==> inputs of run A <==
Design maxfinder, start of the top module:
module maxfinder(clk, rst, start, x1, x2, x3, x4, eps, done, result);
Settings: LEC_CHECK=0, CAP_MARGIN=20, CORE_ASPECT_RATIO=1.55, CORE_MARGIN=2, CORE_UTILIZATION=72, CTS_CLUSTER_DIAMETER=370, CTS_CLUSTER_SIZE=46, PLACE_DENSITY_LB_ADDON=0.0, SETUP_SLACK_MARGIN=1.44, SLEW_MARGIN=20, TNS_END_PERCENT=5; clock period 4.88 ns.
run.sh (not shown) runs the stock make flow with config.mk's settings and CLKGATE_MAP_FILE=.
==> inputs of run X, as changes to run A <==
- CORE_ASPECT_RATIO: 1.55 -> 1.18
- CTS_CLUSTER_DIAMETER: 370 -> 396
- CTS_CLUSTER_SIZE: 46 -> 25
- SETUP_SLACK_MARGIN: 1.44 -> 1.21
- TNS_END_PERCENT: 5 -> unset
==> flow/constraint.sdc (replaced) <==
create_clock -name core_clock -period 6.07 [get_ports {clk}]
set_input_delay 1.2140 -clock core_clock [delete_from_list [all_inputs] [get_ports {clk}]]
set_output_delay 1.2140 -clock core_clock [all_outputs]
set_load 0.01 [all_outputs]
==> inputs of run Y, as changes to run A <==
- ABC_AREA: unset -> 1
- CORE_ASPECT_RATIO: 1.55 -> unset
- CTS_CLUSTER_DIAMETER: 370 -> unset
- CTS_CLUSTER_SIZE: 46 -> 13
- PLACE_DENSITY_LB_ADDON: 0.0 -> 0.26
- SETUP_SLACK_MARGIN: 1.44 -> unset
- TNS_END_PERCENT: 5 -> unset
==> flow/constraint.sdc (replaced) <==
create_clock -name core_clock -period 4.51 [get_ports {clk}]
set_input_delay 0.9020 -clock core_clock [delete_from_list [all_inputs] [get_ports {clk}]]
set_output_delay 0.9020 -clock core_clock [all_outputs]
set_load 0.01 [all_outputs]
==> comparison table <==
quantity                                                                                  run Y                       run A                     run X
Run status                                                                       did not finish  complete, but fails checks            finished clean
Failing step                                                           global routing (5_1_grt)                           -                         -
Violated checks                                                                               -                setup timing                         -
Final RePlAce weighted congestion                                                         0.933                       0.936                     0.886
Net Sw Power                                                                                  -                     2.57 mW                   1.82 mW
Gate count of the mapped netlist                                                          1,543                       1,384                     1,384
Count of buffering cells on the critical path with inverters included                         -                           5                         5
Flop share of the area                                                                        -                       15.0%                     15.7%
Chip area                                                                            0.0185 mm2                  0.0185 mm2                0.0185 mm2
Class of the most critical hold timing path                                                   -                     reg2reg                   reg2reg
Synth Cell Area                                                                      0.0126 mm2                  0.0125 mm2                0.0125 mm2
Worst reg2reg path endpoint                                                                   -     datapath.my_x1.reg0.out   datapath.my_x1.reg3.out
Top power consumer group                                                                      -         combinational cells       combinational cells
Worst Hold Endpoint                                                                           -    datapath.my_ix2.reg1.out  datapath.my_ix1.reg4.out
Cell depth of the worst hold path                                                             -                           2                         2
Required time of the worst setup path                                                         -                     5200 ps                   6410 ps
Largest fanout of any net on the critical path                                                -                           4                         4
Final worst slack                                                                             -                    -1090 ps                    346 ps


==> job 1177: inputs <==
maxfinder again, from the RTL that the note above started with.
export LEC_CHECK = 0
export ABC_AREA = 1
export CAP_MARGIN = 20
export CORE_MARGIN = 2
export CORE_UTILIZATION = 72
export CTS_CLUSTER_DIAMETER = 258
export CTS_CLUSTER_SIZE = 74
export PLACE_DENSITY = 0.38
export SETUP_SLACK_MARGIN = 1.51
export SLEW_MARGIN = 20
create_clock -name core_clock -period 5.18 [get_ports {clk}]
==> inputs of job 1792, as changes to job 1177 <==
Settings changed: ABC_AREA 1 to not set, CORE_UTILIZATION 72 to 65, CTS_CLUSTER_DIAMETER 258 to not set, CTS_CLUSTER_SIZE 74 to not set, PLACE_DENSITY 0.38 to not set, SETUP_SLACK_MARGIN 1.51 to not set.
==> flow/constraint.sdc (replaced) <==
create_clock -name core_clock -period 5.02 [get_ports {clk}]
set_input_delay 1.0040 -clock core_clock [delete_from_list [all_inputs] [get_ports {clk}]]
set_output_delay 1.0040 -clock core_clock [all_outputs]
set_load 0.01 [all_outputs]
==> run summary <==
Notes from the flow run.

Outcome:
- In this run the layout check failures are negative setup slack.
- The flow ran to the end, but the layout failed its checks.

Routing:
- The detailed router reports a met3 wire length of 5200 um.
- The run gives the routed length on met1 as 14,600 um.

Final timing:
- Looking at the max-slew report, the worst-margin pin has a slew of 1.30 ns.
- The run puts the total setup violations reported at the end of the flow at 11.
- The run gives the slack of the critical path as -0.236 ns.

Final layout:
- The run gives the combinational share of cell area as 63.4%.

Floorplan:
- The run puts the number of tapcells at 225.

CTS:
- The number of gates resized after CTS was 114.

Power:
- The run puts the total net switching power at 3.59 mW.
the above is filed under job 1177

==> run summary <==
Notes from the flow run.

Final timing:
- The run gives the total setup violations reported at the end of the flow as 21.
- The run gives the slack of the critical path as -0.632 ns.
- The run puts the pin slew with the least headroom to its limit at 1.11 ns.

Power:
- The analysis attributes to net switching a power of 2.22 mW.

Outcome:
- The violated checks flagged are negative setup slack.
- The flow ran to the end, but the layout failed its checks.

CTS:
- The run puts the cell resize tally after clock tree synthesis at 87.

Routing:
- In the final routing, the length of wire on met1 measures 13,600 um.
- The run gives the detailed-routed wire length on met3 as 1630 um.

Floorplan:
- The run gives the number of tapcells as 260.
the above is filed under job 1792



==> build 23 <==
maxfinder again, from the RTL that the note above started with.
export LEC_CHECK = 0
export ABC_AREA = 1
export CAP_MARGIN = 5
export CORE_MARGIN = 2
export CORE_UTILIZATION = 72
export CTS_CLUSTER_DIAMETER = 26
export CTS_CLUSTER_SIZE = 59
export PLACE_DENSITY = 0.35
export SETUP_SLACK_MARGIN = 1.48
export SLEW_MARGIN = 20
create_clock -name core_clock -period 5.73 [get_ports {clk}]
==> trial 72: changes against build 23 <==
Settings changed: CAP_MARGIN 5 to 20, CORE_UTILIZATION 72 to 64, CTS_CLUSTER_DIAMETER 26 to 334, CTS_CLUSTER_SIZE 59 to default, PLACE_DENSITY 0.35 to 0.43, SETUP_SLACK_MARGIN 1.48 to default.
==> flow/constraint.sdc (replaced) <==
create_clock -name core_clock -period 4.5 [get_ports {clk}]
set_input_delay 0.9000 -clock core_clock [delete_from_list [all_inputs] [get_ports {clk}]]
set_output_delay 0.9000 -clock core_clock [all_outputs]
set_load 0.01 [all_outputs]
==> impl_metrics.toml <==
# yosys + openroad results
[setup_path]
r2r-end = "datapath.my_x3.reg1.out"
reg2reg_slack_ps = 490

[clock_network]
post_cts_resized = 92

[routing]
wl_met2_mm = 17.3
first_pass_iters = 6
met1_length_mm = 13.2
via_count = 10500

[timing]
fin_ws_ps = 489
fin_worst_hold_slack_ps = 467

[power]
pg_comb_uw = 3620
p_int_uw = 3130

[outcome]
run_status = "complete, no violations"

[grt]
grtUsageMet1 = 0.443

[floorplan]
num_tap_cells = 225
[end of results for build 23]
==> impl_metrics.toml <==
# yosys + openroad results
[timing]
final-setup-viol-count = 28
period_needed_ps = 5210
fin_ws_ps = -714
fin_worst_hold_slack_ps = 465

[routing]
via_count = 10800
maxUsedRoutingLayer = "met4"
met1_length_mm = 14.0
first_pass_iters = 5
wl_met2_mm = 17.4

[clock_network]
cts-root-buf = "clkbuf_16"
post_cts_resized = 109
clk_pin_slew_ps = 60

[setup_path]
reg2reg_slack_ps = -710
r2r-end = "datapath.my_x3.reg2.out"

[synth]
netlist_top_cells_count = "inv_1 (365), ha_1 (234), nand2_1 (201), nor2_1 (133), dfxtp_1 (116)"

[floorplan]
num_tap_cells = 265

[grt]
grtUsageMet1 = 0.415

[power]
p_int_uw = 4500
pg_comb_uw = 5220

[outcome]
so_faults = "negative setup slack"
run_status = "finished with violations"
[end of results for trial 72]


==> 11-16: inputs <==
Starting RTL as in the previous note.
==> flow/design.v (excerpt) <==
module maxfinder(clk, rst, start, x1, x2, x3, x4, eps, done, result);
export LEC_CHECK = 0
export ABC_AREA = 1
export CAP_MARGIN = 20
export CORE_ASPECT_RATIO = 1.94
export CORE_MARGIN = 7
export CORE_UTILIZATION = 59
export CTS_CLUSTER_DIAMETER = 400
export CTS_CLUSTER_SIZE = 98
export GPL_ROUTABILITY_DRIVEN = 0
export SETUP_SLACK_MARGIN = 1.77
export SLEW_MARGIN = 0
export TNS_END_PERCENT = 20
create_clock -name core_clock -period 9.0 [get_ports {clk}]
==> 02-20 (differences from 11-16) <==
CORE_ASPECT_RATIO = not set   (was 1.94)
CORE_MARGIN = 2   (was 7)
CORE_UTILIZATION = 72   (was 59)
CTS_CLUSTER_DIAMETER = not set   (was 400)
CTS_CLUSTER_SIZE = not set   (was 98)
GPL_ROUTABILITY_DRIVEN = not set   (was 0)
PLACE_DENSITY_LB_ADDON = 0.19   (was not set)
SETUP_SLACK_MARGIN = not set   (was 1.77)
SLEW_MARGIN = 20   (was 0)
TNS_END_PERCENT = not set   (was 20)
==> flow/constraint.sdc (replaced) <==
create_clock -name core_clock -period 6.06 [get_ports {clk}]
set_input_delay 1.2120 -clock core_clock [delete_from_list [all_inputs] [get_ports {clk}]]
set_output_delay 1.2120 -clock core_clock [all_outputs]
set_load 0.01 [all_outputs]
==> comparison table <==
| quantity | 02-20 | 11-16 |
|---|---|---|
| Placed insts | 1771 | 1807 |
| Vias in the first global route | 9859 | 9894 |
| Met2 capacity usage during global routing | 60.08% | 50.82% |
| Data required time at the worst endpoint | 6.37 ns | 9.35 ns |
| Max layer used | met5 | met4 |
| Max IR drop VDD | 0.3637 mV | 0.1961 mV |
| Combinational cell power | 2.81 mW | 1.80 mW |
| Tally of clock buffers in the finished layout | 19 | 21 |
| Total power density per cell area | 352.5 nW/um2 | 233.4 nW/um2 |
| Crit. path cell count | 21 | 23 |
| Critical Path Source | datapath.my_x4.reg4.out$_SDFFE_PP0P_ | datapath.PU3.reg2.reg1.out$_SDFF_PP0_ |
| Cell depth of the worst flop-to-flop path | 21 | 23 |
| Logic cell area | 8663 um2 | 8656 um2 |
| Result of the run | finished clean | finished clean |
| First drt pass iteration count | 5 | 7 |
| Average vias per placed instance | 5.367 | 5.107 |
| Number of fill cells in the layout | 1180 | 1915 |
| Startpoint of the worst-slack reg-to-reg timing path | datapath.my_x4.reg4.out$_SDFFE_PP0P_ | datapath.PU3.reg2.reg1.out$_SDFF_PP0_ |
| Global routing usage on met1 | 39.18% | 23.57% |


==> run a: inputs <==
maxfinder again, from the RTL that the note above started with.
clock: 5.33 ns
lec_check: 0
cap_margin: 30
cell_pad_in_sites_global_placement: 0
core_aspect_ratio: 1.75
core_margin: 2
core_utilization: 72
cts_cluster_diameter: 48
gpl_routability_driven: 1
max_routing_layer: met5
min_routing_layer: met1
place_density_lb_addon: 0.19
slew_margin: 20
tns_end_percent: 10
==> run b: changes against run a <==
- CAP_MARGIN: 30 -> 10
- CELL_PAD_IN_SITES_GLOBAL_PLACEMENT: 0 -> default
- CORE_ASPECT_RATIO: 1.75 -> default
- CORE_UTILIZATION: 72 -> 40
- CTS_CLUSTER_DIAMETER: 48 -> default
- CTS_CLUSTER_SIZE: default -> 11
- GPL_ROUTABILITY_DRIVEN: 1 -> default
- GPL_TIMING_DRIVEN: default -> 0
- MAX_ROUTING_LAYER: met5 -> default
- MIN_ROUTING_LAYER: met1 -> default
- PLACE_DENSITY_LB_ADDON: 0.19 -> default
- TNS_END_PERCENT: 10 -> default
==> flow/constraint.sdc (replaced) <==
create_clock -name core_clock -period 9.0 [get_ports {clk}]
set_input_delay 1.8000 -clock core_clock [delete_from_list [all_inputs] [get_ports {clk}]]
set_output_delay 1.8000 -clock core_clock [all_outputs]
set_load 0.01 [all_outputs]
==> run c: changes against run a <==
- ABC_AREA: default -> 1
- CAP_MARGIN: 30 -> 20
- CELL_PAD_IN_SITES_GLOBAL_PLACEMENT: 0 -> default
- CORE_ASPECT_RATIO: 1.75 -> default
- CTS_CLUSTER_DIAMETER: 48 -> default
- CTS_CLUSTER_SIZE: default -> 74
- GPL_ROUTABILITY_DRIVEN: 1 -> default
- HOLD_SLACK_MARGIN: default -> 0.29
- MAX_ROUTING_LAYER: met5 -> default
- MIN_ROUTING_LAYER: met1 -> default
- PLACE_DENSITY_LB_ADDON: 0.19 -> 0.26
- TNS_END_PERCENT: 10 -> default
==> flow/constraint.sdc (replaced) <==
create_clock -name core_clock -period 5.01 [get_ports {clk}]
set_input_delay 1.0020 -clock core_clock [delete_from_list [all_inputs] [get_ports {clk}]]
set_output_delay 1.0020 -clock core_clock [all_outputs]
set_load 0.01 [all_outputs]
==> qor summary <==
| item | run b | run a | run c |
|---|---|---|---|
| Final instance count without filler cells | 1,845 | 1,756 | - |
| Post-CTS setup buffer count | 0 | 7 | 15 |
| Area used by sequential logic in the layout | 0.002322 mm² | 0.002337 mm² | - |
| Core occupancy in the finished layout | 45.48% | 87.74% | - |
| Final-layout fill cell count | 3,006 | 770 | - |
| Number of core rows | 64 | 63 | 48 |
| Num tapcells | 396 | 227 | - |
| Proportion of total power due to net switching | 41.04% | 44.52% | - |
| Hold_ws | 448.5 ps | 463.2 ps | - |
| Dominant kind of cell | combinational gates | combinational gates | - |
| Worst slew pin tran | 1029 ps | 1045 ps | - |
| TritonCTS clock tree | yes | yes | - |
| FFs & Latches | 116 | 116 | - |
| Worst-path clk slew | 60 ps | 70 ps | - |
| Adders+Majority by Area | 41.89% | 41.89% | 41.44% |
| Worst clock skew | 12.64 ps | 14.08 ps | - |
| Multi-input combinational gate total | 991 | 991 | - |
| Antenna Violating Nets Remaining | 0 | 0 | - |
| Outcome | finished clean | failed layout checks | did not finish |
| Stage where the flow stopped | - | - | global routing |
| Layout check failures | - | negative setup slack | - |
| Worst-case vdd ir drop | 0.1607 mV | 0.2511 mV | - |
| Dpl ws | 2271 ps | -412.6 ps | -370.8 ps |
| Max-slew violation count | 0 | 0 | - |
| Buf+Inv Stages, Crit Path | 5 | 5 | - |
| Static leakage | 6.992 nW | 7.502 nW | - |
| Count of routing violations after the opening detailed-route iteration | 694 | 1,317 | - |


==> inputs of yarrow <==
maxfinder again, from the RTL that the note above started with.
Settings: LEC_CHECK=0, CAP_MARGIN=20, CELL_PAD_IN_SITES_DETAIL_PLACEMENT=1, CORE_ASPECT_RATIO=1.99, CORE_MARGIN=4, CORE_UTILIZATION=40, CTS_CLUSTER_DIAMETER=49, GPL_ROUTABILITY_DRIVEN=1, MAX_ROUTING_LAYER=met5, MIN_ROUTING_LAYER=met2, SETUP_SLACK_MARGIN=2.31, SLEW_MARGIN=20, TNS_END_PERCENT=20; clock period 9.0 ns.
==> cedar: changes against yarrow <==
ABC_AREA = 0   (was default)
CAP_MARGIN = 35   (was 20)
CELL_PAD_IN_SITES_DETAIL_PLACEMENT = default   (was 1)
CELL_PAD_IN_SITES_GLOBAL_PLACEMENT = 1   (was default)
CORE_ASPECT_RATIO = 0.5   (was 1.99)
CORE_MARGIN = 2   (was 4)
CTS_CLUSTER_DIAMETER = 400   (was 49)
CTS_CLUSTER_SIZE = 98   (was default)
GPL_ROUTABILITY_DRIVEN = 0   (was 1)
MAX_ROUTING_LAYER = default   (was met5)
MIN_ROUTING_LAYER = default   (was met2)
SETUP_SLACK_MARGIN = -0.17   (was 2.31)
SLEW_MARGIN = 0   (was 20)
==> qor summary <==
	cedar	yarrow
Number of warnings in the stage logs	133	135
Switching Power	1.12 mW	1.27 mW
Worst slew margin relative to its limit	35.3%	20.1%
Transition time of the tightest slew-check pin	970 ps	1200 ps
Layout Cells excl Fill	1841	1842
Result of the run	no timing/DRC/antenna violations	no timing/DRC/antenna violations
Met2 wire length	12.7 mm	21.6 mm
Total detailed-routing wirelength	32.4 mm	39.3 mm
Effective utilization at floorplan	41.0%	40.5%
Min setup slack post-route	2500 ps	2550 ps
GR peak layer	met1	met2
Overall Global Routing Usage	21.3%	34.7%
Clock tree skew after final layout	7.40 ps	8.78 ps
Total combinational power	1.31 mW	1.50 mW
Routed length on met1	17.4 mm	0 um
Register share of total power	23.2%	22.1%
Crit-path slowest cell	fa_1	a21oi_2
Total design power	2.69 mW	2.86 mW
Fraction of standard cell area that is sequential	16.7%	16.6%
Buffers & Inverters on Critical Path	5	3
Beginning of the worst register-to-register path	datapath.PU4.reg3.reg1.out	datapath.PU4.reg1.reg1.out
Static power due to leakage	6.99 nW	7.00 nW
No activity file was given, so power comes from the tool's default toggle rates.
